==> flow/design.v <==
module storage(input pclk,input we,input pwrite,input [31:0]paddr,input [31:0]pwdata,input [3:0]pstrb,output reg [31:0]prdata);
  reg [31:0]memory[0:31];
  always @(posedge pclk) begin
    if(we) begin
      		if(pstrb==4'b0) begin
            	memory[paddr[4:0]]<=pwdata;
            end
            else begin
              if (pstrb[0]) memory[paddr[4:0]][7:0]   <= pwdata[7:0];
            	if (pstrb[1]) memory[paddr[4:0]][15:8]  <= pwdata[15:8];
           		if (pstrb[2]) memory[paddr[4:0]][23:16] <= pwdata[23:16];
            	if (pstrb[3]) memory[paddr[4:0]][31:24] <= pwdata[31:24];
            end
    end
  end
  always @(*) begin
    if(pwrite) prdata=32'b0;
    else prdata=memory[paddr[4:0]];
  end
endmodule
module apb_slave( 
    input pclk,
    input psel,
    input penable,
    input preset, 
    input [31:0]paddr,
    input pwrite,
    input [2:0]pprot,
    input [31:0]pwdata,
    input [3:0]pstrb,
    output reg [31:0]prdata,
    output reg pslverr,
    output reg pready
  );
   reg ready;
   wire [31:0]rdata;
   storage m1(pclk,psel & penable & pwrite,pwrite,paddr,pwdata,pstrb,rdata);
   always @(*) begin
     ready=1'b0;
     if(psel & penable & pwrite) begin
            ready=~pready;
          end
     else if(psel & penable & ~pwrite) begin
            ready=~pready;
          end
     else if( ~penable) begin
            ready=1'b0;
          end
     pslverr=1'b0;
   end
   always @(posedge pclk)begin
     pready<=ready;
     prdata<=rdata;
   end   
 endmodule
module apb_master(
  input pclk, 
  input preset,
  input [31:0]paddr,
  input pwrite,
  input [2:0]pprot,
  input [31:0]pwdata,
  input [3:0]pstrb,
  output  reg[31:0]prdata,
  output pslverr,
  output reg penable,
  output reg [3:0]psel,
  output reg pready
);
  wire [31:0] prdata0,prdata1,prdata2,prdata3;
  wire pslverr0,pslverr1,pslverr2,pslverr3;
  wire pready0,pready1,pready2,pready3;
  apb_slave slave0 (pclk,psel[0],penable,preset,paddr,pwrite,pprot,pwdata,pstrb,prdata0,pslverr0,pready0);
  apb_slave slave1 (pclk,psel[1],penable,preset,paddr,pwrite,pprot,pwdata,pstrb,prdata1,pslverr1,pready1);
  apb_slave slave2 (pclk,psel[2],penable,preset,paddr,pwrite,pprot,pwdata,pstrb,prdata2,pslverr2,pready2);
  apb_slave slave3 (pclk,psel[3],penable,preset,paddr,pwrite,pprot,pwdata,pstrb,prdata3,pslverr3,pready3); 
  assign pslverr=pslverr0|pslverr1|pslverr2|pslverr3;
  reg [1:0]state,nextstate;
  parameter idle=2'b0,setup=2'd1,access=2'd2;
  always@(posedge pclk)begin
      if(~preset) state<=idle;
      else state<=nextstate;
  end
  always @(*) begin
    nextstate=idle;
    penable=1'b0;
    case (state)
      idle : begin
        penable=1'b0;
        if(|paddr) nextstate=setup;
        else nextstate=idle;
      end
      setup : begin
        penable=1'b0;
        if(|paddr) nextstate=access;
        else nextstate=idle;
      end
      access:  begin
        penable=1'b1;
        if ( (paddr!=4'b0) && (pready==1'b1)) nextstate=setup;
        else if( (paddr==4'b0) && (pready==1'b1)) nextstate=idle;
        else nextstate=access;
      end
       default nextstate=idle;
    endcase
    case (paddr[31:30])
        2'b00 : begin
                psel=4'b0001;
                prdata=prdata0;
                end
        2'b01 : begin
                psel=4'b0010;
                prdata=prdata1;
                end
        2'b10 : begin
                psel=4'b0100;
                prdata=prdata2;
                end
        2'b11 : begin
                psel=4'b1000;
                prdata=prdata3;
                end
    endcase
    pready=pready0|pready1|pready2|pready3;
  end
endmodule
==> flow/run.sh <==
#!/bin/bash
# the make line also repeats each setting of config.mk as NAME=value (left out here)
make -C /OpenROAD-flow-scripts/flow DESIGN_CONFIG=/design/flow/config.mk WORK_HOME=/design/flow/orfs CLKGATE_MAP_FILE= finish
==> flow/config.mk <==
export PLATFORM = sky130hd
export DESIGN_NAME = apb_master
export DESIGN_NICKNAME = apb_master
export VERILOG_FILES = /design/flow/design.v
export SDC_FILE = /design/flow/constraint.sdc
export NUM_CORES = 4
export LEC_CHECK = 0
export CAP_MARGIN = 20
export CORE_MARGIN = 2
export CORE_UTILIZATION = 72
export CTS_CLUSTER_SIZE = 20
export GPL_ROUTABILITY_DRIVEN = 0
export PLACE_DENSITY_LB_ADDON = 0.0
export SETUP_SLACK_MARGIN = 0.91
export SLEW_MARGIN = 20
==> flow/constraint.sdc <==
create_clock -name core_clock -period 3.12 [get_ports {pclk}]
set_input_delay 0.6240 -clock core_clock [delete_from_list [all_inputs] [get_ports {pclk}]]
set_output_delay 0.6240 -clock core_clock [all_outputs]
set_load 0.01 [all_outputs]
==> flow_summary.toml, run 1 <==
# flow metrics
[power]
clockPowerShare_pct = 41.6
clockNetworkPower_w = 0.0487
pwr.group.sequential_w = 0.0626
power.total_w = 0.117
intPower_w = 0.0929
p_leak_nw = 66.2
combinationalPower_w = 0.00584
power_per_cell_area_nw_per_um2 = 615
vdd_ir_drop_max_v = 0.000707
comb_power_share_pct = 5.0
p_sw_w = 0.0243
top_power_group = "registers"
reg_power_share_pct = 53.4
switching_share_pct = 20.7

[synthesis]
enable_flop_cells = 4096
netlist_area_pre_place_um2 = 161000
post-synth-top-count-cell = "edfxtp_1"
ys_chip_area_um2 = 161000
synth.avg_cell_area_um2 = 18.0
synthAdderAreaFrac_pct = 0
top_cells_by_count = "4096 x edfxtp_1, 2048 x mux2i_1, 1025 x o22ai_1"
floorplan.nets = 8992
register_share_after_synthesis_pct = 78.2
synth_flops = 4231
share_of_the_synthesized_area_in_the_top_cell_type_pct = 76.6
compound_cell_area_share_of_the_yosys_netlist_pct = 4.42
ys_cells = 8918
synthCells = 8918
synth.largest_area_cell = "edfxtp_1"
flop_cell = "edfxtp_1"
synth-xor-area-share_pct = 0
ys_warn_count = 3
top_logic_kind = "multiplexers"
mux_share_pct = 13.2
asyncSetResetFlopFracSynth_pct = 0
yosys.cell_types.count = 34
simple_logic_cell_fraction_of_the_synthesized_area_pct = 2.57
synth.top_cells.by_area = "edfxtp_1 77%, mux2i_1 13%, o22ai_1 4.0%, dfxtp_1 1.7%, nor2_1 1.2%"

[timing]
maxSlewHeadroom_pct = 34.6
number_of_slew_limit_violations_in_the_final_report = 0
timing.final.crit_share_pct = 89.0
period_minus_slack_ns = 2.78
setup_viol = 0
worstMarginPinSlew_ns = 0.981
final-hold-violation-count = 0
max_freq_mhz = 360
finalClockSkew_ns = 0.0415
grt_setup_unrepaired = "yes"

[setup_path]
worst-path-buf-inv = 1
critical_path.startpoint = "slave3.prdata[14]"
timing.rr.start = "state[1]"
crit_path_start_kind = "register"
critical_path.slowest_cell = "mux4_2"
worstSetupEndpoint = "prdata[14]"
reg2reg_to = "slave0.m1.memory[31][3]"
critical_path_cell_list = "mux4_2 -> buf_8"
setup.worst_path.class = "reg -> out"
worstPathRequired_ns = 2.50
worst-path-max-fanout = 2
end_kind = "primary output"
worst-r2r-cell-count = 7
critical-path-top-delay-family = "multiplexers"
critPathArrivalTime_ns = 2.15
number_of_gates_on_the_worst_path_with_buffers_counted = 2
cpPeakStageDelay_ns = 0.58
setup_slack_on_the_worst_flop_to_flop_path_ns = 0.91

[clock_network]
cts_root_buffer_type = "clkbuf_16"
cts_inserted_buffers = 409
insertion_delay_ns = 1.00
cts.htree.levels = 5
cts_tree = "built"
clk_path_buf_depth = 4
tritoncts_num_sinks = 4231
clkSlewWorstSetupHoldPaths_ns = 0.06

[grt]
grt_antenna_before_repair = 24
first_global_vias = 90205
grt_usage_pct = 38.1
grt_first_pass_wirelength_um = 621000
grt.overflow.total = 0
grt_start_max_net_pins = 129

[floorplanning]
die_width_um = 476
fp.dieH_um = 476
effective_utilization_at_floorplan_pct = 72.3
total_die_area_um2 = 227000
core_region_area_um2 = 222000
rows = 173
top_level_pins = 113

[run]
tool_warnings = 38
cap_violations = 0

[route]
drt-total-wl_um = 435000
drtPass1Iterations = 7
via_per_inst = 6.93
initialDrtViolationCount = 12126
vias = 91210
drc_errors = 0
remaining_antenna_violation_count_after_routing = 0
route.detailed.wl_per_inst_um = 33.1

[finish]
final_instance_count_without_filler_cells = 13166
net_count_final = 9925
finalCoreUtilization_pct = 85.8
synthToLayoutAreaGrowth_pct = 18.6

[run_status]
status = "complete, no violations"

[worst_hold_path]
whs_endpoint = "slave3.pready"
worstHoldPathType = "in -> reg"
holdPathStages = 3
worst_hold_startpoint = "paddr[31]"

[placed_design]
hpwl_um = 268000
dp_cells = 12408
io_buffers = 108
stage by stage:
step           area (um2)  setup WS (ns)  setup TNS, ns  hold slack, ns
2_1_floorplan      163000          0.640              0           0.390
3_3_place_gp       177000         -0.158         -0.299           0.403
4_1_cts            190000          0.317              0          0.0130
5_1_grt            191000          0.337              0          0.0527
3_5_place_dp       177000         -0.164         -0.496           0.409
6_report           191000          0.342              0          0.0525
per-layer routing:
metal | global-route usage, % | part of all wire, % | vias up
met5 | 0.567 | 0.049 | -
met4 | 19.2 | 5.5 | 6
met3 | 7.75 | 11 | 1020
met2 | 60.2 | 48 | 6123
met1 | 51.3 | 35 | 46184
li1 | - | - | 37877
area by class of cell:
| type | instances | area [um2] |
|---|---|---|
| clock inverter | 207 | 2090 |
| sequential | 4231 | 126000 |
| timing repair buffer | 1093 | 12400 |
| antenna | 14 | 35.0 |
| inverter | 2 | 7.51 |
| clock buffer | 530 | 11000 |
| tap | 2975 | 3720 |
| fill | 9586 | 31600 |
| multi-input combinational | 4114 | 35500 |
repair_timing:
action	in CTS	in global routing
pin swaps	1	1
hold buffers	2	0
endpoints found under the setup margin	2089	116
setup buffers	3	1
hold endpoints to repair	7	0
gates cloned	1	0
resized	229	26
==> inputs of run 2 (changes only) <==
ABC_AREA = 1   (was default)
CORE_ASPECT_RATIO = 0.72   (was default)
CTS_CLUSTER_DIAMETER = 396   (was default)
CTS_CLUSTER_SIZE = 18   (was 20)
GPL_ROUTABILITY_DRIVEN = default   (was 0)
PLACE_DENSITY_LB_ADDON = 0.01   (was 0.0)
SETUP_SLACK_MARGIN = 0.92   (was 0.91)
clock period = 3.09 ns   (was 3.12 ns; I/O delays follow)
==> run 2 against run 1 <==
Worst setup slack gained 0.0079 ns. Flip-flop count is the same. First-iteration DRC count grew 47%. Synthesized area grew 8.2%. Sequential power grew 1%. Global-route usage grew 0.82 points. Combinational power grew 21%. Hold slack lost 0.0019 ns. Clock power shrank 27%. Final cell count grew 56%. Non-clock buffer count shrank 126. Critical path type unchanged.
==> flow_summary.toml, run 2 <==
# flow metrics
[floorplanning]
rows = 153
die_width_um = 583
core_region_area_um2 = 241000
effective_utilization_at_floorplan_pct = 72.2
fp.dieH_um = 421
total_die_area_um2 = 245000
top_level_pins = 113

[clock_network]
cts_inserted_buffers = 277
cts_root_buffer_type = "clkbuf_16"
clk_path_buf_depth = 4
insertion_delay_ns = 0.90
cts_tree = "built"
cts.htree.levels = 5
clkSlewWorstSetupHoldPaths_ns = 0.08
holdBufCountCts = 0
tritoncts_num_sinks = 4231

[timing]
setup_viol = 0
period_minus_slack_ns = 2.74
max_freq_mhz = 365
maxSlewHeadroom_pct = 35.1
hold-worst-slack_ns = 0.0505
smallest_setup_slack_after_layout_ns = 0.350
worstMarginPinSlew_ns = 0.974
grt_setup_unrepaired = "yes"
timing.final.crit_share_pct = 88.7
number_of_slew_limit_violations_in_the_final_report = 0
total_negative_slack_for_setup_checks_ns = 0
final-hold-violation-count = 0
finalClockSkew_ns = 0.0437

[worst_hold_path]
holdPathStages = 1
worstHoldPathType = "in -> reg"
worst_hold_startpoint = "pwdata[15]"
whs_endpoint = "slave0.m1.memory[30][15]"

[route]
remaining_antenna_violation_count_after_routing = 0
initialDrtViolationCount = 17767
drt-total-wl_um = 479000
route.detailed.wl_per_inst_um = 23.3
vias = 120309
drc_errors = 0
drtPass1Iterations = 8
via_per_inst = 5.86

[synthesis]
mux_share_pct = 0
simple_logic_cell_fraction_of_the_synthesized_area_pct = 25.1
netlist_area_pre_place_um2 = 174000
compound_cell_area_share_of_the_yosys_netlist_pct = 0.374
register_share_after_synthesis_pct = 72.3
ys_cells = 16810
post-synth-top-count-cell = "nand2_1"
synth.top_cells.by_area = "edfxtp_1 71%, nand2_1 23%, nor2_1 1.7%, dfxtp_1 1.6%, clkbuf_1 1.0%"
synth-xor-area-share_pct = 0
enable_flop_cells = 4096
synthCells = 16810
ys_warn_count = 3
synth_flops = 4231
asyncSetResetFlopFracSynth_pct = 0
synth.largest_area_cell = "edfxtp_1"
ys_chip_area_um2 = 174000
floorplan.nets = 16884
top_cells_by_count = "10562 x nand2_1, 4096 x edfxtp_1, 792 x nor2_1"
share_of_the_synthesized_area_in_the_top_cell_type_pct = 70.7
synthAdderAreaFrac_pct = 0
synth.avg_cell_area_um2 = 10.3
top_logic_kind = "simple AND/OR/NAND/NOR gates"
flop_cell = "edfxtp_1"
yosys.cell_types.count = 21

[power]
vdd_ir_drop_max_v = 0.000579
pwr.group.sequential_w = 0.0633
p_leak_nw = 79.3
reg_power_share_pct = 59.7
comb_power_share_pct = 6.7
power.total_w = 0.106
power_per_cell_area_nw_per_um2 = 544
intPower_w = 0.0822
combinationalPower_w = 0.00706
p_sw_w = 0.0238
clockNetworkPower_w = 0.0357
switching_share_pct = 22.5
top_power_group = "registers"
clockPowerShare_pct = 33.6

[setup_path]
end_kind = "primary output"
cpPeakStageDelay_ns = 0.38
critical_path_cell_list = "nand2_2 -> nand4_1 -> buf_4 -> buf_6"
worstPathRequired_ns = 2.47
number_of_gates_on_the_worst_path_with_buffers_counted = 4
setup_slack_on_the_worst_flop_to_flop_path_ns = 1.03
critical_path.slowest_cell = "dfxtp_4"
critPathArrivalTime_ns = 2.12
setup.worst_path.class = "reg -> out"
worst-path-buf-inv = 2
crit_path_start_kind = "register"
worst-path-max-fanout = 1
critical_path.startpoint = "slave0.prdata[19]"
timing.rr.start = "state[1]"
worstSetupEndpoint = "prdata[19]"
critical-path-top-delay-family = "buffers and inverters"
worst-r2r-cell-count = 7
reg2reg_to = "slave3.m1.memory[21][19]"

[grt]
first_global_vias = 111953
grt_start_max_net_pins = 155
grt.overflow.total = 0
grt_antenna_before_repair = 26
grt_usage_pct = 38.9
grt_first_pass_wirelength_um = 700000

[placed_design]
place_congestion = 0.927
io_buffers = 108
dpl_worst_slack_ns = -0.365
hpwl_um = 299000

[run]
tool_warnings = 85
cap_violations = 0

[finish]
finalCoreUtilization_pct = 80.9
net_count_final = 17238
synthToLayoutAreaGrowth_pct = 12.0
nFillCells = 14129

[run_status]
status = "complete, no violations"
run 2: per-layer routing:
layer	track usage (%)	up-vias	part of all wire, %
li1	-	55191	-
met3	9.88	1038	14
met1	56.4	56307	37
met2	56.7	7765	43
met4	17.2	8	5.1
met5	0	-	0.011
run 2: stage by stage:
| step | instance area (um2) | std cells |
|---|---|---|
| final | 195000 | 20519 |
| after global routing | 195000 | 20515 |
| after CTS | 195000 | 20508 |
| after detailed placement | 186000 | 20047 |
| after global placement | 186000 | 20047 |
| after floorplan | 176000 | 16810 |
run 2: area by class of cell:
| cell class | count | area [um2] | area share (%) |
|---|---|---|---|
| clock inverter | 5 | 51.3 | 0.0263 |
| timing repair buffer | 967 | 10400 | 5.35 |
| multi-input combinational | 11669 | 46400 | 23.8 |
| antenna | 7 | 17.5 | 0.00900 |
| clock buffer | 445 | 7820 | 4.01 |
| tap | 3177 | 3980 | 2.04 |
| inverter | 18 | 101 | 0.0520 |
| sequential | 4231 | 126000 | 64.7 |
run 2: repair_timing:
| item | 4_1_cts | 5_1_grt |
|---|---|---|
| gates resized | 296 | 44 |
| cloned | 1 | 0 |
| pin swaps | 59 | 26 |
| setup endpoints to repair | 1357 | 346 |
| setup buffers | 10 | 4 |
==> inputs of run 3 (changes only) <==
CELL_PAD_IN_SITES_DETAIL_PLACEMENT = 2   (was default)
CELL_PAD_IN_SITES_GLOBAL_PLACEMENT = 1   (was default)
CORE_ASPECT_RATIO = 0.51   (was 0.72)
CORE_UTILIZATION = 36   (was 72)
CTS_CLUSTER_DIAMETER = default   (was 396)
CTS_CLUSTER_SIZE = 15   (was 18)
GPL_TIMING_DRIVEN = 0   (was default)
HOLD_SLACK_MARGIN = 0.22   (was default)
MAX_ROUTING_LAYER = met4   (was default)
PLACE_DENSITY_LB_ADDON = default   (was 0.01)
SETUP_SLACK_MARGIN = default   (was 0.92)
TNS_END_PERCENT = 5   (was default)
clock period = 3.51 ns   (was 3.09 ns; I/O delays follow)
==> run 3 against run 2 <==
Now fails the layout checks on negative setup slack. Via count increased by 12%. Non-clock buffer count rose by 196. Wire length increased by 70%. Flip-flop count is the same. Register-to-register slack got worse by 1.3 ns. Utilization decreased by 39 points.
==> flow_summary.toml, run 3 <==
# flow metrics
[setup_path]
worst-r2r-cell-count = 5
setup_slack_on_the_worst_flop_to_flop_path_ns = -0.28
critical_path.slowest_cell = "nor2_2"
crit_path_start_kind = "register"
end_kind = "register"
number_of_gates_on_the_worst_path_with_buffers_counted = 5
setup.worst_path.class = "reg -> reg"
worstSetupEndpoint = "slave0.m1.memory[12][12]"
critical_path.startpoint = "state[1]"
timing.rr.start = "state[1]"
critical-path-top-delay-family = "simple AND/OR/NAND/NOR gates"
critical_path_cell_list = "nand2_1 -> nor2_1 -> nand2_1 -> clkbuf_1 -> nor2_2"
worstPathRequired_ns = 4.17
reg2reg_to = "slave0.m1.memory[12][12]"
worst-path-buf-inv = 1
worst-path-max-fanout = 10
cpPeakStageDelay_ns = 0.90
timing.critical_path.mode_cell = "nand2_1"
critPathArrivalTime_ns = 4.44

[synthesis]
ys_cells = 16810
synth.top_cells.by_area = "edfxtp_1 71%, nand2_1 23%, nor2_1 1.7%, dfxtp_1 1.6%, clkbuf_1 1.0%"
mux_share_pct = 0
synth_flops = 4231
synthAdderAreaFrac_pct = 0
flop_cell = "edfxtp_1"
asyncSetResetFlopFracSynth_pct = 0
synth-xor-area-share_pct = 0
ys_warn_count = 3
top_cells_by_count = "10562 x nand2_1, 4096 x edfxtp_1, 792 x nor2_1"
synth.largest_area_cell = "edfxtp_1"
synthCells = 16810
floorplan.nets = 16884
share_of_the_synthesized_area_in_the_top_cell_type_pct = 70.7
yosys.cell_types.count = 21
post-synth-top-count-cell = "nand2_1"
top_logic_kind = "simple AND/OR/NAND/NOR gates"
simple_logic_cell_fraction_of_the_synthesized_area_pct = 25.1
enable_flop_cells = 4096
ys_chip_area_um2 = 174000
compound_cell_area_share_of_the_yosys_netlist_pct = 0.374
synth.avg_cell_area_um2 = 10.3
register_share_after_synthesis_pct = 72.3
netlist_area_pre_place_um2 = 174000

[floorplanning]
top_level_pins = 113
effective_utilization_at_floorplan_pct = 36.1
total_die_area_um2 = 489000
die_width_um = 977
core_region_area_um2 = 481000
fp.dieH_um = 500
rows = 182

[placed_design]
hpwl_um = 581000
io_buffers = 105
place_congestion = 0.981
dpl_worst_slack_ns = -2.51

[power]
vdd_ir_drop_max_v = 0.000444
clockNetworkPower_w = 0.0443
combinationalPower_w = 0.00849
power.total_w = 0.108
comb_power_share_pct = 7.8
switching_share_pct = 25.7
clockPowerShare_pct = 40.9
power_per_cell_area_nw_per_um2 = 540
reg_power_share_pct = 51.3
top_power_group = "registers"
p_leak_nw = 79.7
pwr.group.sequential_w = 0.0555
p_sw_w = 0.0279
intPower_w = 0.0804

[route]
initialDrtViolationCount = 21292
route.detailed.wl_per_inst_um = 33.4
drtPass1Iterations = 6
via_per_inst = 5.52
remaining_antenna_violation_count_after_routing = 0
vias = 134223
drc_errors = 0
drt-total-wl_um = 813000

[grt]
grt_usage_pct = 33.4
grt_first_pass_wirelength_um = 1110000
grt_antenna_before_repair = 125
first_global_vias = 135568
grt.overflow.total = 0
grt_start_max_net_pins = 77

[timing]
final-hold-violation-count = 0
total_negative_slack_for_setup_checks_ns = -114.79
grt_setup_unrepaired = "yes"
finalClockSkew_ns = 0.0558
setup_viol = 1558
timing.final.crit_share_pct = 108
number_of_slew_limit_violations_in_the_final_report = 0
max_freq_mhz = 264
maxSlewHeadroom_pct = 14.6
period_minus_slack_ns = 3.79
smallest_setup_slack_after_layout_ns = -0.277
hold-worst-slack_ns = 0.225
worstMarginPinSlew_ns = 1.28

[clock_network]
cts_tree = "built"
cts_inserted_buffers = 396
clkSlewWorstSetupHoldPaths_ns = 0.07
cts.htree.levels = 5
tritoncts_num_sinks = 4231
insertion_delay_ns = 1.05
clk_path_buf_depth = 4
cts_root_buffer_type = "clkbuf_16"

[run_status]
check-failures = "negative setup slack"
status = "failed layout checks"

[finish]
net_count_final = 17553
nFillCells = 50587
synthToLayoutAreaGrowth_pct = 15.4

[worst_hold_path]
whs_endpoint = "slave1.m1.memory[10][18]"
holdPathStages = 1
worst_hold_startpoint = "pwdata[18]"
worstHoldPathType = "in -> reg"

[run]
tool_warnings = 32
cap_violations = 0
[run 3: area by class of cell]
cell class                      count  area, um2  area share, %
Tap cell                         6440       8060           4.02
Inverter                           18       73.8         0.0368
Sequential cell                  4231     126000           62.7
Timing Repair Buffer              273       4400           2.19
Clock buffer                      505      10700           5.34
Multi-Input combinational cell  11669      45800           22.8
Buffer                            890       3970           1.98
Antenna cell                       49        123         0.0611
Clock inverter                    220       1760          0.875
[run 3: timing repair]
action,4_1_cts,5_1_grt
setup buffers,27,3
hold buffers,28,0
pin swaps,51,3
setup endpoints to repair,4174,1378
endpoints found under the hold margin,712,0
resized,478,99
[run 3: metrics by stage]
step	util [%]	cells	area (um2)
after floorplan	-	16810	174000
after global placement	38.0	23355	183000
after detailed placement	38.6	23462	186000
after CTS	41.6	24240	200000
after global routing	41.7	24266	201000
final	41.7	24295	201000
[run 3: layer usage]
| layer | vias to the layer above | GRT usage, % | routed length (um) |
|---|---|---|---|
| li1 | 56105 | - | - |
| met1 | 70015 | 49.9 | 366000 |
| met2 | 7021 | 43.7 | 318000 |
| met3 | 1082 | 9.80 | 102000 |
| met4 | 0 | 9.20 | 26400 |
| met5 | - | - | 0 |
==> inputs of run 4 (changes only) <==
CAP_MARGIN = 5   (was 20)
CELL_PAD_IN_SITES_DETAIL_PLACEMENT = default   (was 2)
CELL_PAD_IN_SITES_GLOBAL_PLACEMENT = 2   (was 1)
CORE_ASPECT_RATIO = default   (was 0.51)
CORE_UTILIZATION = 45   (was 36)
CTS_CLUSTER_DIAMETER = 298   (was default)
CTS_CLUSTER_SIZE = 10   (was 15)
GPL_TIMING_DRIVEN = default   (was 0)
HOLD_SLACK_MARGIN = 0.11   (was 0.22)
MAX_ROUTING_LAYER = default   (was met4)
MIN_ROUTING_LAYER = met2   (was default)
PLACE_DENSITY = 0.6   (was default)
SETUP_SLACK_MARGIN = 0.37   (was default)
TNS_END_PERCENT = default   (was 5)
clock period = 4.13 ns   (was 3.51 ns; I/O delays follow)
==> run 4 against run 3 <==
Now clean on timing, DRC and antenna. Utilization up 10 points. Clock power shrank 15%. Sequential share of layout area up 0.42 points. Wire length down 34%. Synthesized area unchanged. Non-clock buffer count is 144 lower. Flip-flop count unchanged. Total power fell by 17%. First-iteration DRC count up 29%. Critical endpoint is now prdata[0]. Final cell count shrank 6.1%. Combinational power decreased by 35%.
==> flow_summary.toml, run 4 <==
# flow metrics
[synthesis]
asyncSetResetFlopFracSynth_pct = 0
flop_cell = "edfxtp_1"
synthCells = 16810
ys_cells = 16810
post-synth-top-count-cell = "nand2_1"
netlist_area_pre_place_um2 = 174000
register_share_after_synthesis_pct = 72.3
synth.avg_cell_area_um2 = 10.3
mux_share_pct = 0
top_logic_kind = "simple AND/OR/NAND/NOR gates"
synthAdderAreaFrac_pct = 0
synth-xor-area-share_pct = 0
ys_chip_area_um2 = 174000
simple_logic_cell_fraction_of_the_synthesized_area_pct = 25.1
top_cells_by_count = "10562 x nand2_1, 4096 x edfxtp_1, 792 x nor2_1"
share_of_the_synthesized_area_in_the_top_cell_type_pct = 70.7
compound_cell_area_share_of_the_yosys_netlist_pct = 0.374
synth_flops = 4231
enable_flop_cells = 4096
synth.top_cells.by_area = "edfxtp_1 71%, nand2_1 23%, nor2_1 1.7%, dfxtp_1 1.6%, clkbuf_1 1.0%"
floorplan.nets = 16884
synth.largest_area_cell = "edfxtp_1"
yosys.cell_types.count = 21
ys_warn_count = 3

[setup_path]
critical_path.startpoint = "slave1.prdata[0]"
setup.worst_path.class = "reg -> out"
end_kind = "primary output"
critical_path_cell_list = "nand2_1 -> nand4_1 -> buf_4 -> clkdlybuf4s50_1"
cpPeakStageDelay_ns = 0.60
worstSetupEndpoint = "prdata[0]"
critPathArrivalTime_ns = 2.90
worstPathRequired_ns = 3.30
worst-path-buf-inv = 2
setup_slack_on_the_worst_flop_to_flop_path_ns = 1.32
worst-path-max-fanout = 1
timing.rr.start = "state[1]"
critical-path-top-delay-family = "buffers and inverters"
critical_path.slowest_cell = "clkdlybuf4s50_1"
reg2reg_to = "slave3.m1.memory[16][3]"
number_of_gates_on_the_worst_path_with_buffers_counted = 4
crit_path_start_kind = "register"
worst-r2r-cell-count = 6

[power]
power_per_cell_area_nw_per_um2 = 453
clockNetworkPower_w = 0.0375
vdd_ir_drop_max_v = 0.000477
combinationalPower_w = 0.00548
reg_power_share_pct = 52.4
switching_share_pct = 23.5
clockPowerShare_pct = 41.5
intPower_w = 0.0691
pwr.group.sequential_w = 0.0473
p_leak_nw = 81.3
p_sw_w = 0.0212
power.total_w = 0.0903
comb_power_share_pct = 6.1
top_power_group = "registers"

[worst_hold_path]
holdPathStages = 3
worstHoldPathType = "in -> reg"
whs_endpoint = "slave3.pready"
worst_hold_startpoint = "paddr[30]"

[grt]
grt.overflow.total = 0
grt_usage_pct = 40.0
grt_start_max_net_pins = 158
grt_antenna_before_repair = 0
grt_first_pass_wirelength_um = 767000
first_global_vias = 158712

[timing]
final-hold-violation-count = 0
maxSlewHeadroom_pct = 25.0
hold-worst-slack_ns = 0.211
worstMarginPinSlew_ns = 1.12
total_negative_slack_for_setup_checks_ns = 0
finalClockSkew_ns = 0.0399
max_freq_mhz = 268
timing.final.crit_share_pct = 90.3
number_of_slew_limit_violations_in_the_final_report = 0
smallest_setup_slack_after_layout_ns = 0.401
period_minus_slack_ns = 3.73
grt_setup_unrepaired = "no"
setup_viol = 0

[route]
initialDrtViolationCount = 27433
drc_errors = 0
remaining_antenna_violation_count_after_routing = 0
via_per_inst = 6.81
vias = 155362
route.detailed.wl_per_inst_um = 23.6
drtPass1Iterations = 7
drt-total-wl_um = 539000

[clock_network]
tritoncts_num_sinks = 4231
cts_tree = "built"
cts.htree.levels = 5
cts_root_buffer_type = "clkbuf_16"
insertion_delay_ns = 1.04
clkSlewWorstSetupHoldPaths_ns = 0.06
clk_path_buf_depth = 4
cts_inserted_buffers = 461
holdBufCountCts = 0

[floorplanning]
rows = 228
core_region_area_um2 = 385000
fp.dieH_um = 626
total_die_area_um2 = 391000
effective_utilization_at_floorplan_pct = 45.1
die_width_um = 626
top_level_pins = 113

[placed_design]
place_congestion = 0.899
dpl_worst_slack_ns = -0.306
io_buffers = 108
hpwl_um = 319000

[run_status]
status = "complete, no violations"

[finish]
net_count_final = 17474
synthToLayoutAreaGrowth_pct = 14.6

[run]
cap_violations = 0
tool_warnings = 124
## run 4: stage by stage
step	instances	cell area, um2	util, %
after floorplan	16810	174000	-
after global placement	21996	186000	48.4
after detailed placement	21996	186000	48.4
after CTS	22714	199000	51.7
after global routing	22715	199000	51.7
final	22819	199000	51.8
## run 4: layout make-up
class                      instances  area, um2
clock buffer                     706      12700
timing repair buffer            1019       9540
inverter                          18       96.3
sequential                      4231     126000
tap                             5060       6330
antenna                          104        260
fill                           34821     186000
multi-input combinational      11669      44600
clock inverter                    12        105
## run 4: routing by layer
layer	GRT usage, %	wire (um)	vias to the layer above
met5	12.4	4620	-
met4	5.64	38200	101
met3	52.0	223000	3293
met2	49.4	274000	40708
met1	-	0	55630
li1	-	-	55630
## run 4: timing repair
action                                 CTS  global route
resized                                 20             1
pin swaps                                2             0
endpoints found under the hold margin    0             0
setup endpoints to repair               27             1
setup buffers                            0             0
==> inputs of run 5 (changes only) <==
ABC_AREA = default   (was 1)
CAP_MARGIN = 20   (was 5)
CELL_PAD_IN_SITES_GLOBAL_PLACEMENT = default   (was 2)
CORE_UTILIZATION = 70   (was 45)
CTS_CLUSTER_DIAMETER = default   (was 298)
CTS_CLUSTER_SIZE = default   (was 10)
HOLD_SLACK_MARGIN = default   (was 0.11)
MIN_ROUTING_LAYER = default   (was met2)
SETUP_SLACK_MARGIN = default   (was 0.37)
clock period = 3.12 ns   (was 4.13 ns; I/O delays follow)
==> run 5 against run 4 <==
Worst setup slack worse by 0.35 ns. Utilization is 31 points higher. Final cell count is 41% lower. Hold slack worse by 0.13 ns. Critical path depth is 2 lower. Register-to-register slack worse by 1.1 ns. Sequential share of layout area is 3.7 points higher. Global-route usage is 4.2 points lower. Total power is 29% higher. First-iteration DRC count is 57% lower. Die size is 40% lower. Combinational power is 1% higher. Highest routed layer unchanged.
==> flow_summary.toml, run 5 <==
# flow metrics
[run_status]
status = "complete, no violations"

[power]
vdd_ir_drop_max_v = 0.000594
p_leak_nw = 67.1
clockPowerShare_pct = 41.7
top_power_group = "registers"
reg_power_share_pct = 53.5
power_per_cell_area_nw_per_um2 = 621
switching_share_pct = 20.5
pwr.group.sequential_w = 0.0626
comb_power_share_pct = 4.7
combinationalPower_w = 0.00554
intPower_w = 0.0930
clockNetworkPower_w = 0.0488
p_sw_w = 0.0239

[clock_network]
cts_setup_buffers = 0
clkSlewWorstSetupHoldPaths_ns = 0.06
cts_tree = "built"
cts_root_buffer_type = "clkbuf_16"
clk_path_buf_depth = 4
cts_inserted_buffers = 412
cts.htree.levels = 5
insertion_delay_ns = 0.98
tritoncts_num_sinks = 4231

[grt]
grt_usage_pct = 35.9
grt_start_max_net_pins = 129
grt_antenna_before_repair = 47
first_global_vias = 89753
grt.overflow.total = 0
grt_first_pass_wirelength_um = 605000

[finish]
nFillCells = 11056
comb_area_um2 = 32700
footprint_of_the_flip_flops_and_latches_um2 = 126000
net_count_final = 10218
synthToLayoutAreaGrowth_pct = 17.2
final_instance_count_without_filler_cells = 13493
post-route-cell-area_um2 = 188000

[setup_path]
critPathArrivalTime_ns = 2.45
critical_path_cell_list = "mux4_2 -> clkdlybuf4s50_1"
number_of_gates_on_the_worst_path_with_buffers_counted = 2
critical-path-top-delay-family = "multiplexers"
timing.rr.start = "state[1]"
setup.worst_path.class = "reg -> out"
critical_path.slowest_cell = "mux4_2"
crit_path_start_kind = "register"
cpPeakStageDelay_ns = 0.57
worstPathRequired_ns = 2.50
end_kind = "primary output"
reg2reg_to = "slave0.m1.memory[14][10]"
worstSetupEndpoint = "prdata[8]"
setup_slack_on_the_worst_flop_to_flop_path_ns = 0.22
critical_path.startpoint = "slave1.prdata[8]"
worst-path-buf-inv = 1
worst-r2r-cell-count = 4
worst-path-max-fanout = 1

[timing]
worstMarginPinSlew_ns = 1.20
smallest_setup_slack_after_layout_ns = 0.0484
maxSlewHeadroom_pct = 19.6
final-hold-violation-count = 0
hold-worst-slack_ns = 0.0787
timing.final.crit_share_pct = 98.4
grt_setup_unrepaired = "no"
period_minus_slack_ns = 3.07
finalClockSkew_ns = 0.0395
setup_viol = 0
number_of_slew_limit_violations_in_the_final_report = 0
max_freq_mhz = 326

[synthesis]
synth.largest_area_cell = "edfxtp_1"
flop_cell = "edfxtp_1"
ys_chip_area_um2 = 161000
register_share_after_synthesis_pct = 78.2
post-synth-top-count-cell = "edfxtp_1"
synthCells = 8918
synth_flops = 4231
yosys.cell_types.count = 34
compound_cell_area_share_of_the_yosys_netlist_pct = 4.42
synth.avg_cell_area_um2 = 18.0
enable_flop_cells = 4096
share_of_the_synthesized_area_in_the_top_cell_type_pct = 76.6
floorplan.nets = 8992
top_logic_kind = "multiplexers"
simple_logic_cell_fraction_of_the_synthesized_area_pct = 2.57
synthAdderAreaFrac_pct = 0
synth.top_cells.by_area = "edfxtp_1 77%, mux2i_1 13%, o22ai_1 4.0%, dfxtp_1 1.7%, nor2_1 1.2%"
ys_cells = 8918
asyncSetResetFlopFracSynth_pct = 0
netlist_area_pre_place_um2 = 161000
mux_share_pct = 13.2
synth-xor-area-share_pct = 0
ys_warn_count = 3
top_cells_by_count = "4096 x edfxtp_1, 2048 x mux2i_1, 1025 x o22ai_1"

[route]
vias = 90162
drtPass1Iterations = 6
drt-total-wl_um = 422000
drc_errors = 0
initialDrtViolationCount = 11909
via_per_inst = 6.68
route.detailed.wl_per_inst_um = 31.2
remaining_antenna_violation_count_after_routing = 0

[run]
tool_warnings = 40
cap_violations = 0

[floorplanning]
die_width_um = 483
core_region_area_um2 = 228000
rows = 175
total_die_area_um2 = 233000
effective_utilization_at_floorplan_pct = 70.5
fp.dieH_um = 483
top_level_pins = 113

[placed_design]
dpl_worst_slack_ns = -0.179
place_congestion = 0.874
dp_cells = 12737
io_buffers = 108
detailed_place.area_um2 = 175000
hpwl_um = 266000

[worst_hold_path]
worst_hold_startpoint = "pwdata[25]"
worstHoldPathType = "in -> reg"
whs_endpoint = "slave0.m1.memory[5][25]"
holdPathStages = 1
==> run 5: cell type report <==
type,instances,area share [%]
Sequential cell,4231,66.8
Multi-Input combinational cell,4114,17.4
Timing Repair Buffer,1383,6.82
Clock buffer,531,5.91
Tap cell,3009,2.00
Clock inverter,207,1.09
Antenna cell,16,0.0213
Inverter,2,0.00399
==> run 5: repair_timing <==
action	in CTS	in global routing
hold buffers	2	0
cloned	0	0
hold endpoints to repair	4	0
resized	18	1
endpoints found under the setup margin	18	1
==> run 5: through the flow <==
| stage | power [W] | TNS [ns] | util, % |
|---|---|---|---|
| after global routing | 0.119 | 0 | 82.6 |
| final | 0.117 | 0 | 82.7 |
| after global placement | 0.0691 | -6.37 | 76.8 |
| after detailed placement | 0.0692 | -5.94 | 76.8 |
| after CTS | 0.117 | 0 | 82.6 |
| after floorplan | 0.0661 | 0 | - |
==> run 5: routing by layer <==
layer,track usage (%),vias to the layer above,part of all wire (%)
li1,-,38334,-
met2,56.5,5199,48
met1,49.5,45699,37
met5,0,-,0.024
met4,16.2,16,4.9
met3,7.02,914,10
==> inputs of run 6 (changes only) <==
CAP_MARGIN = 5   (was 20)
CORE_ASPECT_RATIO = 0.65   (was default)
CORE_UTILIZATION = 72   (was 70)
CTS_CLUSTER_SIZE = 14   (was default)
HOLD_SLACK_MARGIN = -0.08   (was default)
PLACE_DENSITY = default   (was 0.6)
PLACE_DENSITY_LB_ADDON = 0.24   (was default)
SETUP_SLACK_MARGIN = 0.78   (was default)
SLEW_MARGIN = 40   (was 20)
TNS_END_PERCENT = 5   (was default)
clock period = 3.17 ns   (was 3.12 ns; I/O delays follow)
==> run 6 against run 5 <==
Still clean on timing, DRC and antenna. Total power fell by 6.2%. Worst setup slack improved by 0.33 ns. Synthesized cell count did not move. Flip-flop count did not move. Critical endpoint is now prdata[30]. Largest cell class unchanged. Highest routed layer unchanged.
==> flow_summary.toml, run 6 <==
# flow metrics
[floorplanning]
top_level_pins = 113
core_region_area_um2 = 221000
total_die_area_um2 = 227000
fp.dieH_um = 385
effective_utilization_at_floorplan_pct = 72.6
die_width_um = 590
rows = 139

[run]
tool_warnings = 39
cap_violations = 0

[grt]
grt_usage_pct = 39.8
grt_first_pass_wirelength_um = 642000
grt.overflow.total = 0
grt_antenna_before_repair = 34
first_global_vias = 92159
grt_start_max_net_pins = 129

[synthesis]
ys_cells = 8918
synth-xor-area-share_pct = 0
asyncSetResetFlopFracSynth_pct = 0
share_of_the_synthesized_area_in_the_top_cell_type_pct = 76.6
synth_flops = 4231
post-synth-top-count-cell = "edfxtp_1"
ys_chip_area_um2 = 161000
compound_cell_area_share_of_the_yosys_netlist_pct = 4.42
simple_logic_cell_fraction_of_the_synthesized_area_pct = 2.57
enable_flop_cells = 4096
yosys.cell_types.count = 34
netlist_area_pre_place_um2 = 161000
flop_cell = "edfxtp_1"
synthAdderAreaFrac_pct = 0
synth.avg_cell_area_um2 = 18.0
synthCells = 8918
top_logic_kind = "multiplexers"
ys_warn_count = 3
register_share_after_synthesis_pct = 78.2
mux_share_pct = 13.2
top_cells_by_count = "4096 x edfxtp_1, 2048 x mux2i_1, 1025 x o22ai_1"
synth.largest_area_cell = "edfxtp_1"
floorplan.nets = 8992
synth.top_cells.by_area = "edfxtp_1 77%, mux2i_1 13%, o22ai_1 4.0%, dfxtp_1 1.7%, nor2_1 1.2%"

[clock_network]
cts_setup_buffers = 0
cts_inserted_buffers = 367
clkSlewWorstSetupHoldPaths_ns = 0.07
tritoncts_num_sinks = 4231
postCtsResizedCells = 101
cts.htree.levels = 5
holdBufCountCts = 0
cts_tree = "built"
insertion_delay_ns = 0.90
clk_path_buf_depth = 4
cts_root_buffer_type = "clkbuf_16"

[power]
clockNetworkPower_w = 0.0425
pwr.group.sequential_w = 0.0617
p_sw_w = 0.0231
comb_power_share_pct = 4.9
clockPowerShare_pct = 38.8
power_per_cell_area_nw_per_um2 = 590
reg_power_share_pct = 56.3
switching_share_pct = 21.1
top_power_group = "registers"
intPower_w = 0.0865
vdd_ir_drop_max_v = 0.000813
p_leak_nw = 65.2
combinationalPower_w = 0.00538

[timing]
final-hold-violation-count = 0
maxSlewHeadroom_pct = 40.6
worstMarginPinSlew_ns = 0.883
total_negative_slack_for_setup_checks_ns = 0
setup_viol = 0
finalClockSkew_ns = 0.0431
timing.final.crit_share_pct = 88.0
max_freq_mhz = 359
number_of_slew_limit_violations_in_the_final_report = 0
period_minus_slack_ns = 2.79
grt_setup_unrepaired = "yes"

[setup_path]
worst-path-buf-inv = 1
worst-path-max-fanout = 1
number_of_gates_on_the_worst_path_with_buffers_counted = 2
cpPeakStageDelay_ns = 0.66
critPathArrivalTime_ns = 2.15
critical_path.startpoint = "slave2.prdata[30]"
setup.worst_path.class = "reg -> out"
setup_slack_on_the_worst_flop_to_flop_path_ns = 0.73
worst-r2r-cell-count = 7
critical_path.slowest_cell = "mux4_2"
critical_path_cell_list = "mux4_2 -> buf_6"
worstPathRequired_ns = 2.54
reg2reg_to = "slave0.m1.memory[0][11]"
worstSetupEndpoint = "prdata[30]"
timing.rr.start = "state[1]"
critical-path-top-delay-family = "multiplexers"
crit_path_start_kind = "register"
end_kind = "primary output"

[route]
drtPass1Iterations = 9
route.detailed.wl_per_inst_um = 34.3
vias = 94451
drc_errors = 0
remaining_antenna_violation_count_after_routing = 0
via_per_inst = 7.17
drt-total-wl_um = 453000
initialDrtViolationCount = 15924

[worst_hold_path]
holdPathStages = 1
worst_hold_startpoint = "pwdata[24]"
worstHoldPathType = "in -> reg"
whs_endpoint = "slave2.m1.memory[4][24]"

[placed_design]
detailed_place.area_um2 = 175000
io_buffers = 108
place_congestion = 0.930
hpwl_um = 273000

[finish]
nFillCells = 9183
net_count_final = 10002
synthToLayoutAreaGrowth_pct = 15.7
post-route-cell-area_um2 = 186000
finalCoreUtilization_pct = 84.0

[run_status]
status = "complete, no violations"
## run 6: area by class of cell
class	count	area [um2]	area share [%]
antenna	18	45.0	0.0242
clock buffer	570	10500	5.64
clock inverter	70	513	0.276
inverter	2	7.51	0.00404
multi-input combinational	4114	33100	17.8
sequential	4231	126000	67.7
tap	2961	3700	1.99
timing repair buffer	1212	12100	6.53
## run 6: per-layer routing
layer / vias to the layer above / track usage (%) / wire length [um]
li1: 37843 / - / -
met5: - / 0 / 210
met1: 46984 / 55.8 / 157000
met4: 34 / 17.8 / 22900
met3: 1261 / 12.8 / 71800
met2: 8329 / 58.2 / 201000
## run 6: metrics by stage
step | hold WS [ns] | worst slack [ns] | cells | total power (W)
6_report | 0.165 | 0.382 | 13178 | 0.110
5_1_grt | 0.149 | 0.411 | 13163 | 0.112
4_1_cts | 0.133 | 0.377 | 13159 | 0.109
3_5_place_dp | 0.412 | -0.271 | 12519 | 0.0680
3_3_place_gp | 0.398 | -0.183 | 12519 | 0.0678
2_1_floorplan | 0.390 | 0.647 | 8918 | 0.0651
==> inputs of run 7 (changes only) <==
CAP_MARGIN = 25   (was 5)
CTS_CLUSTER_DIAMETER = 42   (was default)
CTS_CLUSTER_SIZE = 63   (was 14)
HOLD_SLACK_MARGIN = default   (was -0.08)
PLACE_DENSITY = 0.41   (was default)
PLACE_DENSITY_LB_ADDON = default   (was 0.24)
SETUP_SLACK_MARGIN = 0.91   (was 0.78)
SLEW_MARGIN = 15   (was 40)
TNS_END_PERCENT = default   (was 5)
clock period = 3.09 ns   (was 3.17 ns; I/O delays follow)
==> run 7 against run 6 <==
Synthesized cell count did not move. Still clean on timing, DRC and antenna. Critical path depth stayed put. Die size did not move. Cell area increased by 1.2%.
==> flow_summary.toml, run 7 <==
# flow metrics
[grt]
first_global_vias = 86330
groute.layer.met2.usage_pct = 55.7
grt_usage_pct = 38.1
grt.overflow.total = 0
grt_start_max_net_pins = 129
met1_usage_pct = 56.0
grt_first_pass_wirelength_um = 612000
grt_antenna_before_repair = 35
grt_busiest_layer = "met1"
met3_usage_pct = 9.87

[synthesis]
flop_cell = "edfxtp_1"
mux_share_pct = 13.2
floorplan.nets = 8992
synth-xor-area-share_pct = 0
synthAdderAreaFrac_pct = 0
register_share_after_synthesis_pct = 78.2
ys_cells = 8918
netlist_area_pre_place_um2 = 161000
synthCells = 8918
yosys.cell_types.count = 34
top_cells_by_count = "4096 x edfxtp_1, 2048 x mux2i_1, 1025 x o22ai_1"
asyncSetResetFlopFracSynth_pct = 0
synth.avg_cell_area_um2 = 18.0
synth.top_cells.by_area = "edfxtp_1 77%, mux2i_1 13%, o22ai_1 4.0%, dfxtp_1 1.7%, nor2_1 1.2%"
synth_flops = 4231
ys_warn_count = 3
enable_flop_cells = 4096
ys_chip_area_um2 = 161000
share_of_the_synthesized_area_in_the_top_cell_type_pct = 76.6
simple_logic_cell_fraction_of_the_synthesized_area_pct = 2.57
post-synth-top-count-cell = "edfxtp_1"
synth.largest_area_cell = "edfxtp_1"
top_logic_kind = "multiplexers"
compound_cell_area_share_of_the_yosys_netlist_pct = 4.42

[timing]
setup_viol = 0
worstMarginPinSlew_ns = 0.945
hold-worst-slack_ns = 0.0832
timing.final.crit_share_pct = 88.1
smallest_setup_slack_after_layout_ns = 0.367
final-hold-violation-count = 0
number_of_slew_limit_violations_in_the_final_report = 0
maxSlewHeadroom_pct = 37.0
grt_setup_unrepaired = "yes"
total_negative_slack_for_setup_checks_ns = 0
period_minus_slack_ns = 2.72
finalClockSkew_ns = 0.0482
max_freq_mhz = 367

[worst_hold_path]
worstHoldPathType = "in -> reg"
worst_hold_startpoint = "pwdata[19]"
whs_endpoint = "slave3.m1.memory[27][19]"
holdPathStages = 1

[clock_network]
cts_tree = "built"
cts_inserted_buffers = 295
clk_path_buf_depth = 4
insertion_delay_ns = 0.88
cts_root_buffer_type = "clkbuf_16"
clkSlewWorstSetupHoldPaths_ns = 0.09
cts.htree.levels = 5
tritoncts_num_sinks = 4231

[power]
power_per_cell_area_nw_per_um2 = 590
reg_power_share_pct = 56.9
comb_power_share_pct = 5.4
vdd_ir_drop_max_v = 0.000703
p_sw_w = 0.0252
intPower_w = 0.0857
top_power_group = "registers"
combinationalPower_w = 0.00598
pwr.group.sequential_w = 0.0631
p_leak_nw = 65.0
clockNetworkPower_w = 0.0418
switching_share_pct = 22.7
clockPowerShare_pct = 37.7

[setup_path]
critical_path.slowest_cell = "mux4_2"
worst-path-buf-inv = 1
end_kind = "primary output"
critical-path-top-delay-family = "multiplexers"
worstSetupEndpoint = "prdata[1]"
critical_path.startpoint = "slave3.prdata[1]"
cpPeakStageDelay_ns = 0.64
worstPathRequired_ns = 2.47
crit_path_start_kind = "register"
reg2reg_to = "slave2.m1.memory[14][4]"
worst-path-max-fanout = 1
setup_slack_on_the_worst_flop_to_flop_path_ns = 0.91
critPathArrivalTime_ns = 2.10
setup.worst_path.class = "reg -> out"
worst-r2r-cell-count = 6
number_of_gates_on_the_worst_path_with_buffers_counted = 2
critical_path_cell_list = "mux4_2 -> buf_6"
timing.rr.start = "state[1]"

[route]
route.detailed.wl_per_inst_um = 33.6
drtPass1Iterations = 6
drc_errors = 0
remaining_antenna_violation_count_after_routing = 0
vias = 90746
via_per_inst = 6.99
drt-total-wl_um = 436000
initialDrtViolationCount = 13896

[run]
cap_violations = 0
tool_warnings = 41

[floorplanning]
effective_utilization_at_floorplan_pct = 72.6
rows = 139
top_level_pins = 113
fp.dieH_um = 385
total_die_area_um2 = 227000
die_width_um = 590
core_region_area_um2 = 221000

[placed_design]
dp_cells = 12401
detailed_place.area_um2 = 177000
dpl_worst_slack_ns = -0.262
io_buffers = 108
hpwl_um = 275000
place_congestion = 0.901

[run_status]
status = "complete, no violations"

[finish]
nFillCells = 9883
net_count_final = 9837
final_instance_count_without_filler_cells = 12977
post-route-cell-area_um2 = 188000
synthToLayoutAreaGrowth_pct = 17.1
-- run 7: timing repair --
action	CTS	global route
gates resized	222	95
endpoints found under the setup margin	4167	311
buffers inserted	3	14
gates cloned	3	5
pin swaps	1	4
hold endpoints to repair	4	0
hold buffers	1	0
-- run 7: cell type report --
type                       instances  area, um2  share of cell area, %
sequential                      4231     126000                   66.9
multi-input combinational       4114      35600                   18.9
timing repair buffer            1119      12700                   6.73
clock buffer                     320       7750                   4.12
tap                             2961       3700                   1.97
clock inverter                   215       2550                   1.35
antenna                           15       37.5                 0.0200
inverter                           2       10.0                0.00532
-- run 7: stage by stage --
step                      total power, W  utilization (%)
after floorplan                   0.0668                -
after global placement            0.0700             79.9
after detailed placement          0.0701             79.9
after CTS                          0.111             84.7
after global routing               0.113             85.0
final                              0.111             85.0
-- run 7: per-layer routing --
layer  up-vias  share of wire [%]
met5         -              0.079
met4        24                4.5
met3       850                 14
met2      6323                 45
met1     45931                 37
li1      37618                  -
==> inputs of run 8 (changes only) <==
CAP_MARGIN = 20   (was 25)
CORE_ASPECT_RATIO = default   (was 0.65)
CTS_CLUSTER_DIAMETER = 396   (was 42)
CTS_CLUSTER_SIZE = default   (was 63)
PLACE_DENSITY = 0.6   (was 0.41)
SETUP_SLACK_MARGIN = 0.44   (was 0.91)
SLEW_MARGIN = 20   (was 15)
clock period = 3.26 ns   (was 3.09 ns; I/O delays follow)
==> run 8 against run 7 <==
Sequential share of layout area increased by 0.25 points. Synthesized cell count is the same. Die size is essentially flat. Clock-buffer cell count grew 207. Combinational power is 13% lower. Via count is 0.76% lower. Utilization shrank 0.70 points. Clock skew fell by 0.010 ns. Critical path type unchanged. Critical endpoint is now prdata[11]. Largest cell class unchanged. Largest power group unchanged. Highest routed layer unchanged.
==> flow_summary.toml, run 8 <==
# flow metrics
[route]
remaining_antenna_violation_count_after_routing = 0
drtPass1Iterations = 6
route.detailed.wl_per_inst_um = 31.4
drt-total-wl_um = 420000
via_per_inst = 6.74
initialDrtViolationCount = 11954
drc_errors = 0
vias = 90059

[synthesis]
ys_cells = 8918
top_logic_kind = "multiplexers"
ys_chip_area_um2 = 161000
synthCells = 8918
register_share_after_synthesis_pct = 78.2
compound_cell_area_share_of_the_yosys_netlist_pct = 4.42
synth_flops = 4231
ys_warn_count = 3
post-synth-top-count-cell = "edfxtp_1"
mux_share_pct = 13.2
netlist_area_pre_place_um2 = 161000
enable_flop_cells = 4096
synth.avg_cell_area_um2 = 18.0
flop_cell = "edfxtp_1"
simple_logic_cell_fraction_of_the_synthesized_area_pct = 2.57
synth-xor-area-share_pct = 0
top_cells_by_count = "4096 x edfxtp_1, 2048 x mux2i_1, 1025 x o22ai_1"
synth.largest_area_cell = "edfxtp_1"
share_of_the_synthesized_area_in_the_top_cell_type_pct = 76.6
synthAdderAreaFrac_pct = 0
asyncSetResetFlopFracSynth_pct = 0
synth.top_cells.by_area = "edfxtp_1 77%, mux2i_1 13%, o22ai_1 4.0%, dfxtp_1 1.7%, nor2_1 1.2%"
floorplan.nets = 8992
yosys.cell_types.count = 34

[setup_path]
end_kind = "primary output"
worst-path-buf-inv = 1
number_of_gates_on_the_worst_path_with_buffers_counted = 2
setup.worst_path.class = "reg -> out"
worstPathRequired_ns = 2.61
worst-path-max-fanout = 1
crit_path_start_kind = "register"
setup_slack_on_the_worst_flop_to_flop_path_ns = 0.76
critical-path-top-delay-family = "multiplexers"
critical_path_cell_list = "mux4_2 -> buf_8"
worst-r2r-cell-count = 7
cpPeakStageDelay_ns = 0.59
worstSetupEndpoint = "prdata[11]"
critical_path.startpoint = "slave2.prdata[11]"
timing.rr.start = "state[1]"
critical_path.slowest_cell = "mux4_2"
reg2reg_to = "slave0.m1.memory[6][19]"
critPathArrivalTime_ns = 2.13

[clock_network]
cts_tree = "built"
clk_path_buf_depth = 4
clkSlewWorstSetupHoldPaths_ns = 0.07
tritoncts_num_sinks = 4231
cts_setup_buffers = 0
insertion_delay_ns = 0.98
cts.htree.levels = 5
cts_inserted_buffers = 408
cts_root_buffer_type = "clkbuf_16"

[worst_hold_path]
worstHoldPathType = "in -> reg"
holdPathStages = 1
worst_hold_startpoint = "pwdata[22]"
whs_endpoint = "slave0.m1.memory[31][22]"

[timing]
worstMarginPinSlew_ns = 1.12
max_freq_mhz = 359
grt_setup_unrepaired = "no"
finalClockSkew_ns = 0.0377
period_minus_slack_ns = 2.78
final-hold-violation-count = 0
setup_viol = 0
maxSlewHeadroom_pct = 24.5
number_of_slew_limit_violations_in_the_final_report = 0
timing.final.crit_share_pct = 85.4

[placed_design]
hpwl_um = 259000
io_buffers = 108
dp_cells = 12607
place_congestion = 0.881
detailed_place.area_um2 = 174000

[finish]
net_count_final = 10117
comb_area_um2 = 32700
final_instance_count_without_filler_cells = 13364
post-route-cell-area_um2 = 187000
synthToLayoutAreaGrowth_pct = 16.6
footprint_of_the_flip_flops_and_latches_um2 = 126000
nFillCells = 10411

[floorplanning]
effective_utilization_at_floorplan_pct = 72.3
die_width_um = 476
total_die_area_um2 = 227000
fp.dieH_um = 476
rows = 173
top_level_pins = 113
core_region_area_um2 = 222000

[grt]
grt_usage_pct = 36.7
grt.overflow.total = 0
grt_antenna_before_repair = 39
first_global_vias = 88584
grt_first_pass_wirelength_um = 600000
grt_start_max_net_pins = 129

[power]
top_power_group = "registers"
comb_power_share_pct = 4.7
vdd_ir_drop_max_v = 0.000793
clockPowerShare_pct = 41.7
switching_share_pct = 20.5
p_leak_nw = 66.5
reg_power_share_pct = 53.7
p_sw_w = 0.0229
combinationalPower_w = 0.00519
power_per_cell_area_nw_per_um2 = 596
pwr.group.sequential_w = 0.0599
power.total_w = 0.112
intPower_w = 0.0887
clockNetworkPower_w = 0.0465

[run_status]
status = "complete, no violations"

[run]
cap_violations = 0
tool_warnings = 42
[run 8: cell type report]
type,instances,share of cell area (%)
Multi-Input combinational cell,4114,17.4
Clock buffer,527,5.89
Clock inverter,212,1.13
Timing Repair Buffer,1286,6.39
Antenna cell,17,0.0227
Inverter,2,0.00401
Tap cell,2975,1.99
Sequential cell,4231,67.1
[run 8: stage by stage]
| stage | setup slack [ns] | utilization (%) | setup TNS, ns | hold WS, ns |
|---|---|---|---|---|
| 5_1_grt | 0.453 | 84.3 | 0 | 0.0686 |
| 3_3_place_gp | -0.122 | 78.4 | -0.298 | 0.402 |
| 4_1_cts | 0.370 | 84.3 | 0 | 0.0462 |
| 6_report | 0.475 | 84.3 | 0 | 0.0981 |
| 2_1_floorplan | 0.670 | - | 0 | 0.390 |
| 3_5_place_dp | -0.101 | 78.4 | -0.331 | 0.410 |
[run 8: per-layer routing]
layer / global-route usage, % / wire length [um] / share of wire (%)
met1: 51.1 / 155000 / 37
met2: 58.1 / 203000 / 48
met3: 6.62 / 42400 / 10
met4: 16.2 / 19600 / 4.7
met5: 0 / 50 / 0.012
[run 8: repair_timing]
action | CTS | global route
hold buffers | 1 | 0
endpoints found under the setup margin | 33 | 1
hold endpoints to repair | 4 | 0
gates resized | 135 | 1
==> inputs of run 9 (changes only) <==
CAP_MARGIN = 40   (was 20)
CORE_ASPECT_RATIO = 0.92   (was default)
CTS_CLUSTER_DIAMETER = 54   (was 396)
CTS_CLUSTER_SIZE = 13   (was default)
PLACE_DENSITY = default   (was 0.6)
PLACE_DENSITY_LB_ADDON = 0.29   (was default)
SETUP_SLACK_MARGIN = 0.61   (was 0.44)
SLEW_MARGIN = 35   (was 20)
clock period = 3.09 ns   (was 3.26 ns; I/O delays follow)
==> run 9 against run 8 <==
Sequential power rose by 5.5%. Worst setup slack got worse by 0.22 ns. Clock power decreased by 8.4%. Critical endpoint is now prdata[12].
==> flow_summary.toml, run 9 <==
# flow metrics
[power]
reg_power_share_pct = 56.7
vdd_ir_drop_max_v = 0.000634
clockNetworkPower_w = 0.0426
top_power_group = "registers"
power.total_w = 0.112
comb_power_share_pct = 5.1
switching_share_pct = 21.1
p_sw_w = 0.0235
p_leak_nw = 65.4
combinationalPower_w = 0.00570
power_per_cell_area_nw_per_um2 = 601
intPower_w = 0.0880
pwr.group.sequential_w = 0.0632
clockPowerShare_pct = 38.2

[timing]
timing.final.crit_share_pct = 91.8
number_of_slew_limit_violations_in_the_final_report = 0
smallest_setup_slack_after_layout_ns = 0.253
maxSlewHeadroom_pct = 32.1
final-hold-violation-count = 0
max_freq_mhz = 352
period_minus_slack_ns = 2.84
finalClockSkew_ns = 0.0578
setup_viol = 0
worstMarginPinSlew_ns = 1.02
grt_setup_unrepaired = "yes"

[setup_path]
worstSetupEndpoint = "prdata[12]"
critical-path-top-delay-family = "multiplexers"
setup_slack_on_the_worst_flop_to_flop_path_ns = 0.93
cpPeakStageDelay_ns = 0.67
worst-r2r-cell-count = 7
end_kind = "primary output"
critPathArrivalTime_ns = 2.22
setup.worst_path.class = "reg -> out"
crit_path_start_kind = "register"
worst-path-max-fanout = 1
timing.rr.start = "state[1]"
number_of_gates_on_the_worst_path_with_buffers_counted = 2
critical_path_cell_list = "mux4_2 -> buf_6"
reg2reg_to = "slave0.m1.memory[25][3]"
worstPathRequired_ns = 2.47
worst-path-buf-inv = 1
critical_path.slowest_cell = "mux4_2"
critical_path.startpoint = "slave3.prdata[12]"

[finish]
post-route-cell-area_um2 = 185000
synthToLayoutAreaGrowth_pct = 15.4
final_instance_count_without_filler_cells = 13220
nFillCells = 9035
net_count_final = 10101

[floorplanning]
die_width_um = 496
effective_utilization_at_floorplan_pct = 72.4
top_level_pins = 113
rows = 166
fp.dieH_um = 457
core_region_area_um2 = 222000
total_die_area_um2 = 227000

[worst_hold_path]
holdPathStages = 1
worst_hold_startpoint = "pwdata[6]"
worstHoldPathType = "in -> reg"
whs_endpoint = "slave1.m1.memory[29][6]"

[route]
drc_errors = 0
remaining_antenna_violation_count_after_routing = 0
initialDrtViolationCount = 15488
vias = 95039
route.detailed.wl_per_inst_um = 34.3
via_per_inst = 7.19
drt-total-wl_um = 453000
drtPass1Iterations = 8

[clock_network]
clk_path_buf_depth = 4
cts.htree.levels = 5
cts_inserted_buffers = 378
tritoncts_num_sinks = 4231
cts_root_buffer_type = "clkbuf_16"
clkSlewWorstSetupHoldPaths_ns = 0.07
insertion_delay_ns = 0.98
cts_tree = "built"

[synthesis]
post-synth-top-count-cell = "edfxtp_1"
synth.largest_area_cell = "edfxtp_1"
yosys.cell_types.count = 34
simple_logic_cell_fraction_of_the_synthesized_area_pct = 2.57
ys_chip_area_um2 = 161000
top_logic_kind = "multiplexers"
asyncSetResetFlopFracSynth_pct = 0
register_share_after_synthesis_pct = 78.2
enable_flop_cells = 4096
synthCells = 8918
synth_flops = 4231
floorplan.nets = 8992
ys_cells = 8918
synthAdderAreaFrac_pct = 0
compound_cell_area_share_of_the_yosys_netlist_pct = 4.42
synth-xor-area-share_pct = 0
ys_warn_count = 3
top_cells_by_count = "4096 x edfxtp_1, 2048 x mux2i_1, 1025 x o22ai_1"
mux_share_pct = 13.2
netlist_area_pre_place_um2 = 161000
synth.top_cells.by_area = "edfxtp_1 77%, mux2i_1 13%, o22ai_1 4.0%, dfxtp_1 1.7%, nor2_1 1.2%"
share_of_the_synthesized_area_in_the_top_cell_type_pct = 76.6
synth.avg_cell_area_um2 = 18.0
flop_cell = "edfxtp_1"

[grt]
first_global_vias = 92931
grt.overflow.total = 0
grt_first_pass_wirelength_um = 641000
grt_usage_pct = 39.6
grt_start_max_net_pins = 129
grt_antenna_before_repair = 39

[placed_design]
io_buffers = 108
place_congestion = 0.925
detailed_place.area_um2 = 175000
hpwl_um = 270000
dpl_worst_slack_ns = -0.151
dp_cells = 12580

[run]
tool_warnings = 62
cap_violations = 0

[run_status]
status = "complete, no violations"
==> run 9: area by class of cell <==
type                    count  area [um2]  area share [%]
flip-flops and latches   4231      126000            67.8
multi-input cells        4114       32700            17.7
repair buffers           1300       12600            6.80
clock buffers             576       10400            5.59
well taps                2940        3680            1.98
clock inverters            12         118          0.0634
diodes                     45         113          0.0607
inverters                   2        7.51         0.00405
==> run 9: what timing repair did <==
action	in CTS	in global routing
hold buffers	2	0
gates cloned	0	1
endpoints found under the setup margin	37	34
setup buffers	2	0
hold endpoints to repair	3	0
gates resized	249	15
pin swaps	1	0
==> run 9: metrics by stage <==
stage	util (%)	TNS, ns	hold WS [ns]
CTS	83.4	0	0.0273
global route	83.5	0	0.0380
global placement	78.6	-1.23	0.400
floorplan	-	0	0.390
detailed placement	78.6	-2.38	0.423
finish	83.5	0	0.0598
==> run 9: per-layer routing <==
metal  global-route usage, %  share of wire [%]
met5                       0              0.025
met4                    22.4                6.5
met3                    11.7                 14
met2                    59.5                 46
met1                    52.2                 33
==> inputs of run 10 (changes only) <==
ABC_AREA = 1   (was default)
CAP_MARGIN = 5   (was 40)
CORE_ASPECT_RATIO = 0.65   (was 0.92)
CORE_UTILIZATION = 70   (was 72)
CTS_CLUSTER_DIAMETER = default   (was 54)
CTS_CLUSTER_SIZE = 40   (was 13)
HOLD_SLACK_MARGIN = 0.3   (was default)
PLACE_DENSITY_LB_ADDON = 0.24   (was 0.29)
SETUP_SLACK_MARGIN = 0.78   (was 0.61)
SLEW_MARGIN = 0   (was 35)
clock period = 3.17 ns   (was 3.09 ns; I/O delays follow)
==> run 10 against run 9 <==
First-iteration DRC count grew 32%. Critical path depth grew 2. Worst setup slack gained 0.024 ns. Non-clock buffer count shrank 97. Global-route usage grew 0.31 points. Sequential share of layout area shrank 4.8 points. Clock power grew 8.0%. Final cell count grew 60%. Utilization shrank 2.7 points. Flip-flop count is the same. Total power grew 2.9%. Cell area grew 7.7%. Critical endpoint is now prdata[22].
==> flow_summary.toml, run 10 <==
# flow metrics
[floorplanning]
core_region_area_um2 = 247000
rows = 147
top_level_pins = 113
die_width_um = 622
total_die_area_um2 = 252000

[synthesis]
synth.avg_cell_area_um2 = 10.3
synth_flops = 4231
post-synth-top-count-cell = "nand2_1"
asyncSetResetFlopFracSynth_pct = 0
synth.top_cells.by_area = "edfxtp_1 71%, nand2_1 23%, nor2_1 1.7%, dfxtp_1 1.6%, clkbuf_1 1.0%"
yosys.cell_types.count = 21
top_cells_by_count = "10562 x nand2_1, 4096 x edfxtp_1, 792 x nor2_1"
share_of_the_synthesized_area_in_the_top_cell_type_pct = 70.7
synthCells = 16810
synth-xor-area-share_pct = 0
netlist_area_pre_place_um2 = 174000
flop_cell = "edfxtp_1"
top_logic_kind = "simple AND/OR/NAND/NOR gates"
ys_chip_area_um2 = 174000
synthAdderAreaFrac_pct = 0
ys_warn_count = 3
compound_cell_area_share_of_the_yosys_netlist_pct = 0.374
mux_share_pct = 0
simple_logic_cell_fraction_of_the_synthesized_area_pct = 25.1
enable_flop_cells = 4096

[power]
reg_power_share_pct = 53.7
top_power_group = "registers"
comb_power_share_pct = 6.2
vdd_ir_drop_max_v = 0.000607
power_per_cell_area_nw_per_um2 = 575
p_leak_nw = 82.6
clockPowerShare_pct = 40.1
switching_share_pct = 22.5
clockNetworkPower_w = 0.0460
pwr.group.sequential_w = 0.0616
combinationalPower_w = 0.00706
p_sw_w = 0.0258
intPower_w = 0.0889

[finish]
final_instance_count_without_filler_cells = 21132
synthToLayoutAreaGrowth_pct = 14.8
post-route-cell-area_um2 = 200000
net_count_final = 17567
nFillCells = 13114

[setup_path]
setup.worst_path.class = "reg -> out"
worst-path-buf-inv = 2
critical_path.startpoint = "slave0.prdata[22]"
worst-path-max-fanout = 1
crit_path_start_kind = "register"
timing.rr.start = "state[1]"
worst-r2r-cell-count = 7
cpPeakStageDelay_ns = 0.46
critPathArrivalTime_ns = 2.26
worstPathRequired_ns = 2.54
critical_path.slowest_cell = "nand4_1"
critical_path_cell_list = "nand2_2 -> nand4_1 -> buf_4 -> buf_6"
critical-path-top-delay-family = "simple AND/OR/NAND/NOR gates"
end_kind = "primary output"
setup_slack_on_the_worst_flop_to_flop_path_ns = 0.97
worstSetupEndpoint = "prdata[22]"
number_of_gates_on_the_worst_path_with_buffers_counted = 4
reg2reg_to = "slave3.m1.memory[20][16]"

[worst_hold_path]
worstHoldPathType = "in -> reg"
holdPathStages = 1
whs_endpoint = "slave3.m1.memory[16][31]"
worst_hold_startpoint = "pwdata[31]"

[run_status]
status = "complete, no violations"

[clock_network]
insertion_delay_ns = 0.93
clkSlewWorstSetupHoldPaths_ns = 0.06
tritoncts_num_sinks = 4231
clk_path_buf_depth = 4
cts_tree = "built"
cts.htree.levels = 5
cts_root_buffer_type = "clkbuf_16"

[run]
tool_warnings = 94
cap_violations = 0

[grt]
grt_start_max_net_pins = 162
grt.overflow.total = 0
first_global_vias = 121877
grt_first_pass_wirelength_um = 739000
grt_antenna_before_repair = 51

[placed_design]
dp_cells = 20345
detailed_place.area_um2 = 186000
hpwl_um = 293000

[timing]
grt_setup_unrepaired = "yes"
number_of_slew_limit_violations_in_the_final_report = 0
setup_viol = 0
total_negative_slack_for_setup_checks_ns = 0
final-hold-violation-count = 0
maxSlewHeadroom_pct = 30.7
worstMarginPinSlew_ns = 1.04
period_minus_slack_ns = 2.89
timing.final.crit_share_pct = 91.3
finalClockSkew_ns = 0.0564
max_freq_mhz = 346

[route]
vias = 127656
route.detailed.wl_per_inst_um = 24.1
initialDrtViolationCount = 20498
remaining_antenna_violation_count_after_routing = 0
drc_errors = 0
drt-total-wl_um = 509000
drtPass1Iterations = 9
via_per_inst = 6.04
## run 10: metal layers
layer,part of all wire (%),vias up,GRT usage (%)
met5,0.049,-,0
met3,16,1826,12.3
met4,6.2,38,23.6
li1,-,55988,-
met2,44,10239,59.2
met1,34,59565,52.7
## run 10: cell type report
cell class	instances	area, um2	area share (%)
flip-flops and latches	4231	126000	63.1
repair buffers	1203	12300	6.19
clock inverters	186	1940	0.974
clock buffers	492	10100	5.08
well taps	3278	4100	2.05
inverters	18	104	0.0520
multi-input cells	11669	45000	22.5
diodes	55	138	0.0689
## run 10: metrics by stage
step                hold WS [ns]  utilization (%)  power, W  setup slack, ns
floorplan                  0.392                -    0.0660            0.666
global placement           0.433             75.5    0.0692           -0.404
detailed placement         0.425             75.5    0.0694           -0.400
CTS                        0.301             80.6     0.114            0.264
global route               0.321             80.8     0.117            0.314
finish                     0.333             80.8     0.115            0.276
## run 10: what timing repair did
item,4_1_cts,5_1_grt
buffers inserted,20,7
setup endpoints to repair,45,711
endpoints found under the hold margin,455,0
pin swaps,61,32
resized,298,66
hold buffers,21,0
cloned,2,4
Power is estimated from default activity; no workload was simulated.
